==> indigo: inputs <==
Design ALU_Top, start of the top module:
module ALU_Top #(parameter Data_In_Width = 16)
(
    input   wire            [Data_In_Width-1 : 0]    A ,      
    input   wire            [Data_In_Width-1 : 0]    B ,      
    input   wire                          [3 : 0]    ALU_FUN,   
    input   wire                                     CLK,
    input   wire                                     RST,
    output  wire      [(2*Data_In_Width)-1 : 0]      Arith_OUT,   
    output  wire                                     Arith_Flag,
    output  wire            [Data_In_Width-1 : 0]    Logic_OUT, 
    output  wire                                     Logic_Flag,
    output  wire                          [1 : 0]    CMP_OUT,
    output  wire                                     CMP_Flag,
    output  wire            [Data_In_Width-1 : 0]    Shift_OUT, 
    output  wire                                     Shift_Flag
);
clock: 46.2 ns
lec_check: 0
abc_area: 1
cap_margin: 20
core_margin: 2
core_utilization: 61
cts_cluster_diameter: 233
place_density_lb_addon: 0.13
setup_slack_margin: 4.25
slew_margin: 20
tns_end_percent: 5
run.sh (not shown) runs the stock make flow with config.mk's settings and CLKGATE_MAP_FILE=.
==> cedar (differences from indigo) <==
--- a/flow/config.mk
+++ b/flow/config.mk
@@ -7,9 +7,6 @@
 export LEC_CHECK = 0
-export ABC_AREA = 1
 export CAP_MARGIN = 20
 export CORE_MARGIN = 2
-export CORE_UTILIZATION = 61
-export CTS_CLUSTER_DIAMETER = 233
-export PLACE_DENSITY_LB_ADDON = 0.13
-export SETUP_SLACK_MARGIN = 4.25
+export CORE_UTILIZATION = 58
+export CTS_CLUSTER_SIZE = 33
 export SLEW_MARGIN = 20
==> flow/constraint.sdc (replaced) <==
create_clock -name core_clock -period 75.4 [get_ports {CLK}]
set_input_delay 15.0800 -clock core_clock [delete_from_list [all_inputs] [get_ports {CLK}]]
set_output_delay 15.0800 -clock core_clock [all_outputs]
set_load 0.01 [all_outputs]
==> delta (differences from indigo) <==
--- a/flow/config.mk
+++ b/flow/config.mk
@@ -10,7 +10,4 @@
 export CORE_MARGIN = 2
-export CORE_UTILIZATION = 61
-export CTS_CLUSTER_DIAMETER = 233
-export PLACE_DENSITY_LB_ADDON = 0.13
-export SETUP_SLACK_MARGIN = 4.25
+export CORE_UTILIZATION = 69
+export CTS_CLUSTER_SIZE = 100
 export SLEW_MARGIN = 20
-export TNS_END_PERCENT = 5
==> flow/constraint.sdc (replaced) <==
create_clock -name core_clock -period 123.0 [get_ports {CLK}]
set_input_delay 24.6000 -clock core_clock [delete_from_list [all_inputs] [get_ports {CLK}]]
set_output_delay 24.6000 -clock core_clock [all_outputs]
set_load 0.01 [all_outputs]
==> zinc (differences from indigo) <==
==> flow/config.mk (replaced) <==
export PLATFORM = sky130hd
export DESIGN_NAME = ALU_Top
export DESIGN_NICKNAME = ALU_Top
export VERILOG_FILES = /design/flow/design.v
export SDC_FILE = /design/flow/constraint.sdc
export NUM_CORES = 4
export LEC_CHECK = 0
export CAP_MARGIN = 20
export CORE_MARGIN = 2
export CORE_UTILIZATION = 40
export SLEW_MARGIN = 20
==> flow/constraint.sdc (replaced) <==
create_clock -name core_clock -period 85.0 [get_ports {CLK}]
set_input_delay 17.0000 -clock core_clock [delete_from_list [all_inputs] [get_ports {CLK}]]
set_output_delay 17.0000 -clock core_clock [all_outputs]
set_load 0.01 [all_outputs]
==> comparison <==
- delta finished clean. cedar completed and failed the layout checks on setup timing. indigo died in 5_1_grt. zinc went through all stages and came out clean.
- Between delta and zinc, the lower sequential share of layout area is in zinc (gap 0.75 points).
- Between zinc and cedar, the lower wire length is in zinc (gap about 13%, measured against cedar).
- Against cedar, the worst setup slack of delta is better by 13 ns.
- Clock-buffer cell count: cedar is lower than delta (2).
- In synthesized area, delta and indigo do not differ.
- The highest utilization belongs to cedar, the lowest to zinc.
- Final cell count, highest first: cedar, zinc, delta.
==> figures <==
|  | zinc | cedar | indigo | delta |
|---|---|---|---|---|
| Worst hold-check slack | 16.53 ns | 14.84 ns | - | 24.12 ns |
| Fraction of the yosys area taken by sequential cells | 3.96% | 3.96% | 4.10% | 4.10% |
| Vias per Instance | 5.97 | 6.57 | - | 5.84 |
| Met1 wire length | 82400 um | 74500 um | - | 54600 um |
| Transition time at the pin with the least slew margin | 1.21 ns | 1.28 ns | - | 1.22 ns |
| Non-CTS buffers | 911 | 2242 | - | 178 |
| Final setup fails | 0 | 32 | - | 0 |
| Number of logic gates | 5332 | 5332 | - | 5238 |
| Uppermost layer routed | met5 | met5 | - | met4 |
| Yosys cell count | 5930 | 5930 | 6489 | 6489 |
| Run status | finished clean | failed layout checks | did not finish | finished clean |
| Last stage reached | - | - | 5_1_grt | - |
| Reasons for failing layout checks | - | setup timing | - | - |
| Logic area | 42500 sq um | 43600 sq um | - | 35800 sq um |
| Crit. End Element | flip-flop | flip-flop | - | flip-flop |
| Slowest stage delay, CP | 0.66 ns | 0.63 ns | - | 1.04 ns |
| Share of final layout cell area taken by non-clock buffers | 13.1% | 26.3% | - | 3.62% |
